==> flow/design.v <==
module bit_fifo #(parameter DEPTH = 768) (
	input clk,
	input reset,
	input din,
	input wr_en,
	input rd_en,
	output reg q,
	output empty,
	output full
);
	localparam AW = $clog2(DEPTH);
	localparam CW = $clog2(DEPTH+1);
	reg mem [0:DEPTH-1];
	reg [AW-1:0] wr_ptr;
	reg [AW-1:0] rd_ptr;
	reg [CW-1:0] count;
	wire do_wr = wr_en & ~full;
	wire do_rd = rd_en & ~empty;
	assign empty = (count == 0);
	assign full = (count == DEPTH);
	always @(posedge clk) begin
		if (do_wr)
			mem[wr_ptr] <= din;
	end
	always @(posedge clk) begin
		if (reset) begin
			wr_ptr <= 0;
			rd_ptr <= 0;
			count <= 0;
			q <= 0;
		end else begin
			if (do_wr)
				wr_ptr <= (wr_ptr == DEPTH-1) ? {AW{1'b0}} : wr_ptr + 1'b1;
			if (do_rd) begin
				q <= mem[rd_ptr];
				rd_ptr <= (rd_ptr == DEPTH-1) ? {AW{1'b0}} : rd_ptr + 1'b1;
			end
			if (do_wr & ~do_rd)
				count <= count + 1'b1;
			else if (do_rd & ~do_wr)
				count <= count - 1'b1;
		end
	end
endmodule
module ledDriver(input clk, input reset, output reg led, input data, input lastBit, input start, output finish, output reg read);
	reg running;
	reg resCounting;
	reg[4:0] count;
	always @(posedge clk) begin
		if (reset || ~running) begin
			count<=0;
		end else begin
			if (count!=24) begin
				count <= count + 1;
			end else begin
			 count <=0;
			end
		end
	end
  reg firstbit;
	always @(posedge clk) begin
	  if (reset) begin
	    running <= 0;
	    firstbit <= 1;	   
		read <= 0;
		resCounting <= 0;
	  end else begin
	    if (~running & start) begin
	      running <= 1;
	      firstbit <= 1;
	    end else if (running) begin
	      firstbit<=0;
	      if (lastBit && count==24) begin
	        running <= 0;
	        resCounting <= 1;	 
			read <= 0;
	      end else if (count==0 && ~firstbit) begin
			read <= 1;
	      end else read <= 0;
	    end else if (resCounting && finish) begin
	      resCounting <= 0;
	    end
	  end
	end
	always @(posedge clk) begin
		if (reset || ~running) begin
			led <= 0;
		end else begin
			if (count==0) begin
				led <= 1;
			end else if ( (count==8 && ~data) || (count==16 && data)) begin
				led<=0;
			end
		end
	end
	reg [10:0] resCounter;
	always @(posedge clk) begin
	  if (reset || ~resCounting) begin
	    resCounter<=0;
	  end else begin
	    resCounter <= resCounter+1;
	  end
	end
	assign finish = resCounter==11'h7FF;
endmodule
module ws2812_top(input clk, input reset, input spi_valid, input spi_data, output led);
	parameter NUM_LEDS = 32;
	localparam NUM_BITS = NUM_LEDS*24;
	reg switch;
	wire q1,q2;
	reg[12:0] writeCount;
	wire read;	
	wire write ;		   	   
	wire empty1, empty2;
	reg justSwitched;
	bit_fifo #(.DEPTH(NUM_BITS)) fifo1(
		.clk(clk),
		.reset(reset),
		.din(spi_data),
		.wr_en(spi_valid & ~switch & write),
		.rd_en(read & switch),
		.q(q1),
		.empty(empty1),
		.full()
	);	   
	bit_fifo #(.DEPTH(NUM_BITS)) fifo2(
		.clk(clk),
		.reset(reset),
		.din(spi_data),
		.wr_en(spi_valid & switch & write),
		.rd_en(read & ~switch),
		.q(q2),
		.empty(empty2),
		.full()
	);		  
	wire readData;
	assign readData = switch ? q1 : q2;
	wire empty;
	assign empty = switch ? empty1 : empty2;
	wire ledFinished;  
	wire readDriver;
	assign read = readDriver | justSwitched;
	ledDriver ledDriver_inst(
		.clk(clk),
		.reset(reset),
		.led(led),
		.data(readData),   
		.lastBit(empty),
		.start(justSwitched),
		.finish(ledFinished),
		.read(readDriver)				  
	);
	reg ledRealFinished;
	reg firstRun;
	always @(posedge clk) begin
		if (reset) begin
			firstRun <= 1;		 
			ledRealFinished <= 1;
		end else begin
			if (justSwitched) begin
				firstRun <= 0;				
			end
			if (ledFinished)
				ledRealFinished <= 1;
			else if (justSwitched)
				ledRealFinished <= 0;
		end
	end
	reg spiFinished;
	reg seenSwitch;
	assign write = ~spiFinished | (seenSwitch!=switch);	
	wire spiRealFinished;
	assign spiRealFinished = spiFinished & (seenSwitch==switch);
	always @(posedge clk) begin
		if (reset) begin 
			writeCount <= 0;
			spiFinished <= 0;
			seenSwitch <= 0;
		end else if (spi_valid) begin
			if (writeCount==NUM_BITS-1) begin   
				if (seenSwitch!=switch) begin
					writeCount <= 1;  
					spiFinished <= 0;
				end else begin
					spiFinished <= 1;
				end
			end else begin
				writeCount <= writeCount + 1;
				spiFinished <= 0;		 
				seenSwitch <= switch;
			end
		end
	end			 
	always @(posedge clk) begin
		if (reset) begin
			switch <= 0;			  
			justSwitched <= 0;
		end else begin	
			if ((firstRun | ledRealFinished) & spiRealFinished) begin
				switch <= ~switch;
				justSwitched <= 1;
			end else
				justSwitched <= 0;
		end
	end	
endmodule
Settings: LEC_CHECK=0, CAP_MARGIN=20, CORE_MARGIN=2, CORE_UTILIZATION=70, CTS_CLUSTER_SIZE=73, GPL_ROUTABILITY_DRIVEN=1, PLACE_DENSITY_LB_ADDON=0.0, SETUP_SLACK_MARGIN=2.2, SLEW_MARGIN=20; clock period 7.69 ns.
run.sh (not shown) runs the stock make flow with config.mk's settings and CLKGATE_MAP_FILE=.
The starting point completed with no timing, DRC or antenna violations.
Then changed:
- CORE_UTILIZATION: 70 -> 53
- CTS_CLUSTER_SIZE: 73 -> unset
- PLACE_DENSITY_LB_ADDON: 0.0 -> 0.01
- SETUP_SLACK_MARGIN: 2.2 -> 3.04
- clock period: 7.69 -> 11.3 ns (I/O delays scaled with it)
The changed run went through all stages and came out clean. Final area rose by 1.3%. Sequential power fell by 32%. Routed wire length rose by 4.7%. Synthesized cell count stays the same.
Then changed:
- CORE_UTILIZATION: 53 -> 21
- GPL_ROUTABILITY_DRIVEN: 1 -> unset
- PLACE_DENSITY: unset -> 0.6
- PLACE_DENSITY_LB_ADDON: 0.01 -> unset
- SETUP_SLACK_MARGIN: 3.04 -> unset
- clock period: 11.3 -> 57.0 ns (I/O delays scaled with it)
Result: The changed run passed the timing, design-rule and antenna checks; die area came out higher to 2.5 times its value; power goes down by well over a third; clock power goes down by well over a third; clock skew came out higher by 0.027 ns; sequential power shrinks by well over a third; final cell count climbs by well over a third; count of clock-buffer cells in the layout went up by 19.
Then changed:
- CORE_UTILIZATION: 21 -> 70
- CTS_CLUSTER_SIZE: unset -> 26
- PLACE_DENSITY: 0.6 -> unset
- PLACE_DENSITY_LB_ADDON: unset -> 0.0
- SETUP_SLACK_MARGIN: unset -> 2.21
- clock period: 57.0 -> 7.51 ns (I/O delays scaled with it)
Effect:
- worst hold slack got worse by 0.0032 ns
- wire length went down by 1.4%
- register-to-register slack loses 50 ns
- design area fell by 5.1%
Then changed:
- CAP_MARGIN: 20 -> 15
- CORE_ASPECT_RATIO: unset -> 0.72
- CORE_UTILIZATION: 70 -> 72
- CTS_CLUSTER_SIZE: 26 -> 70
Outcome: Global-route usage grows by 0.48 points. Clock-buffer cell count drops by 12. Cell count shrinks by 1.7%. Via count stays flat. Die area shrinks by 2.7%. Synthesized area stays the same. Total power falls by 1.9%. Non-clock buffer count decreases by 11.
Then changed:
- CORE_ASPECT_RATIO: 0.72 -> unset
Power went up by 2.3%.
Global-route usage is lower by 0.29 points.
Utilization rises by 0.77 points.
Register-to-register slack improved by 0.28 ns.
Area after synthesis is unchanged.
Wire length falls by 0.82%.
Clock power increases by 5.4%.
Sequential share of layout area drops by 0.35 points.
Combinational power came out lower by about 3%.
Count of clock-buffer cells in the layout grows by 35.
Final area is higher by 0.57%.
Power figures rest on the tool's default switching activity, not on a simulated workload.
